==> run D <==
## top
module top(input clk, rst, ball_speed, serve_type, angle, bat_size, restart, start, en_color, auto, hard_mode, input[3:0] mode, max_score, input[8:0] adc, output sel, size, output sound, output [9:0] RED, GRN, BLU, output HSYNC, VSYNC, px_clk, blank);
    wire [9:0] x, y, p1_y, p2_y, bx, by;
    reg [9:0] p2_y_ff;
    wire px_data_out;
    wire [29:0] px_data_in;
    wire [4:0] score1, score2;
    wire p1_win, p2_win, turn, start_state, hit, wall, goal;
    wire p2p, p2m, xh, yh;
    wire [1:0] game_mode;
    reg[1:0] mode_in, score_in;
    wire [9:0] ap2_y, pp2_y;
    assign blank = 1'b1;
    assign size = bat_size;
    assign p2_y = p2_y_ff;
    always @(posedge clk) begin
        if(auto) p2_y_ff <= ap2_y;
        else p2_y_ff <= pp2_y;
    end
    always @(posedge clk or posedge rst) begin
        if(rst) begin
            mode_in <= 2'b00;
            score_in <= 2'b00;
        end else begin
        if(mode[0]) mode_in <= 2'b00;
        if(mode[1]) mode_in <= 2'b01;
        if(mode[2]) mode_in <= 2'b10;
  ...
==> flow/config.mk <==
export PLATFORM = sky130hd
export DESIGN_NAME = top
export DESIGN_NICKNAME = top
export VERILOG_FILES = /design/flow/design.v
export SDC_FILE = /design/flow/constraint.sdc
export NUM_CORES = 4
export LEC_CHECK = 0
export CAP_MARGIN = 20
export CELL_PAD_IN_SITES_DETAIL_PLACEMENT = 2
export CORE_MARGIN = 2
export CORE_UTILIZATION = 63
export MAX_ROUTING_LAYER = met5
export SLEW_MARGIN = 30
==> flow/constraint.sdc <==
create_clock -name core_clock -period 13.3 [get_ports {clk}]
set_input_delay 2.6600 -clock core_clock [delete_from_list [all_inputs] [get_ports {clk}]]
set_output_delay 2.6600 -clock core_clock [all_outputs]
set_load 0.01 [all_outputs]
run.sh (not shown) runs the stock make flow with config.mk's settings and CLKGATE_MAP_FILE=.
==> run A: changes against run D <==
==> flow/config.mk (replaced) <==
export PLATFORM = sky130hd
export DESIGN_NAME = top
export DESIGN_NICKNAME = top
export VERILOG_FILES = /design/flow/design.v
export SDC_FILE = /design/flow/constraint.sdc
export NUM_CORES = 4
export LEC_CHECK = 0
export ABC_AREA = 1
export CAP_MARGIN = 20
export CORE_MARGIN = 2
export CORE_UTILIZATION = 24
export PLACE_DENSITY = 0.6
export SLEW_MARGIN = 20
==> flow/constraint.sdc (replaced) <==
create_clock -name core_clock -period 8.61 [get_ports {clk}]
set_input_delay 1.7220 -clock core_clock [delete_from_list [all_inputs] [get_ports {clk}]]
set_output_delay 1.7220 -clock core_clock [all_outputs]
set_load 0.01 [all_outputs]
==> results <==
Area after synthesis: run D is larger than run A (8.7%). Run A finished with timing, DRC and antenna clean. Run D failed in detailed placement (DPL-0033). Against run D, the synthesized cell count of run A is higher by 7.7%. Die size: run A is larger than run D (140%).
==> figures <==
Distinct cell type count of the synthesized netlist: run D 123; run A 87
Chip footprint: run D 83800 µm²; run A 200000 µm²
Most popular library cell in the synthesized design by count: run D ha_1; run A nand2_1
Yosys Chip Area: run D 51400 µm²; run A 47300 µm²
MUX area fraction: run D 0.0592; run A 0.00138
Site row count: run D 104; run A 162
Total core area: run D 80700 µm²; run A 195000 µm²
Horizontal extent of the die: run D 290 µm; run A 448 µm
Area fraction in full adders, half adders and majority gates: run D 0.218; run A 0.234
Sequential-to-total area share from yosys stat: run D 0.0998; run A 0.109
Die height: run D 290 µm; run A 448 µm
Run status: run D stopped before the end; run A no timing/DRC/antenna violations
Stage where the flow stopped: run D detailed placement; run A -
Effective utilization at floorplan: run D 0.637; run A 0.242
Post-Syn Instances: run D 6914; run A 7446

==> ember: inputs <==
Starting RTL as in the previous note.
Design top, start of the top module:
module top(input clk, rst, ball_speed, serve_type, angle, bat_size, restart, start, en_color, auto, hard_mode, input[3:0] mode, max_score, input[8:0] adc, output sel, size, output sound, output [9:0] RED, GRN, BLU, output HSYNC, VSYNC, px_clk, blank);
clock: 5.43 ns
lec_check: 0
abc_area: 1
cap_margin: 0
core_margin: 2
core_utilization: 67
cts_cluster_diameter: 209
setup_slack_margin: -0.41
slew_margin: 15
tns_end_percent: 35
==> pepper (differences from ember) <==
Settings changed: CAP_MARGIN 0 to 20, CORE_UTILIZATION 67 to 72, CTS_CLUSTER_DIAMETER 209 to unset, PLACE_DENSITY set to 0.6, SETUP_SLACK_MARGIN -0.41 to unset, SLEW_MARGIN 15 to 20, TNS_END_PERCENT 35 to unset.
==> flow/constraint.sdc (replaced) <==
create_clock -name core_clock -period 14.0 [get_ports {clk}]
set_input_delay 2.8000 -clock core_clock [delete_from_list [all_inputs] [get_ports {clk}]]
set_output_delay 2.8000 -clock core_clock [all_outputs]
set_load 0.01 [all_outputs]
==> violet (differences from ember) <==
Settings changed: CAP_MARGIN 0 to 20, CORE_UTILIZATION 67 to 40, CTS_CLUSTER_DIAMETER 209 to unset, PLACE_DENSITY set to 0.6, SETUP_SLACK_MARGIN -0.41 to unset, SLEW_MARGIN 15 to 20, TNS_END_PERCENT 35 to unset.
==> flow/constraint.sdc (replaced) <==
create_clock -name core_clock -period 7.34 [get_ports {clk}]
set_input_delay 1.4680 -clock core_clock [delete_from_list [all_inputs] [get_ports {clk}]]
set_output_delay 1.4680 -clock core_clock [all_outputs]
set_load 0.01 [all_outputs]
==> results <==
Run status: violet no timing/DRC/antenna violations; pepper no timing/DRC/antenna violations; ember complete, but fails checks
Layout check failures: violet -; pepper -; ember setup timing
Lkg Pwr: violet 26.5 nW; pepper 25.6 nW; ember 32.0 nW
Headroom to the max-slew limit: violet 0.212; pepper 0.273; ember 0.0495
Sequential portion of the cell area: violet 0.0986; pepper 0.104; ember 0.0852
Total met2 wirelength after detailed routing: violet 74.7 mm; pepper 73.8 mm; ember 77.8 mm
Seq pwr: violet 1.43 mW; pepper 0.758 mW; ember 1.89 mW
Total global-route track usage: violet 0.269; pepper 0.473; ember 0.472
Detailed router's first-iteration violation count: violet 4,743; pepper 7,417; ember 7,646
Growth of design area from synthesis to finish: violet 10.1%; pepper 4.55%; ember 27.4%
Worst clock skew: violet 0.0138 ns; pepper 0.0370 ns; ember 0.0445 ns
Maximum number of pins on one net before global-route repair: violet 136; pepper 130; ember 125
Min-Delay Endpoint: violet game_controller.start_state_ff; pepper game_controller.start_state_ff; ember heading_detect.x_ff[4]
Fp_density: violet 0.402; pepper 0.730; ember 0.676
Combined area of the multi-input logic cells: violet 37,400 sq um; pepper 37,000 sq um; ember 38,200 sq um
Number of placed instances with taps included: violet 9,073; pepper 8,274; ember 9,545
Power figures rest on the tool's default switching activity, not on a simulated workload.
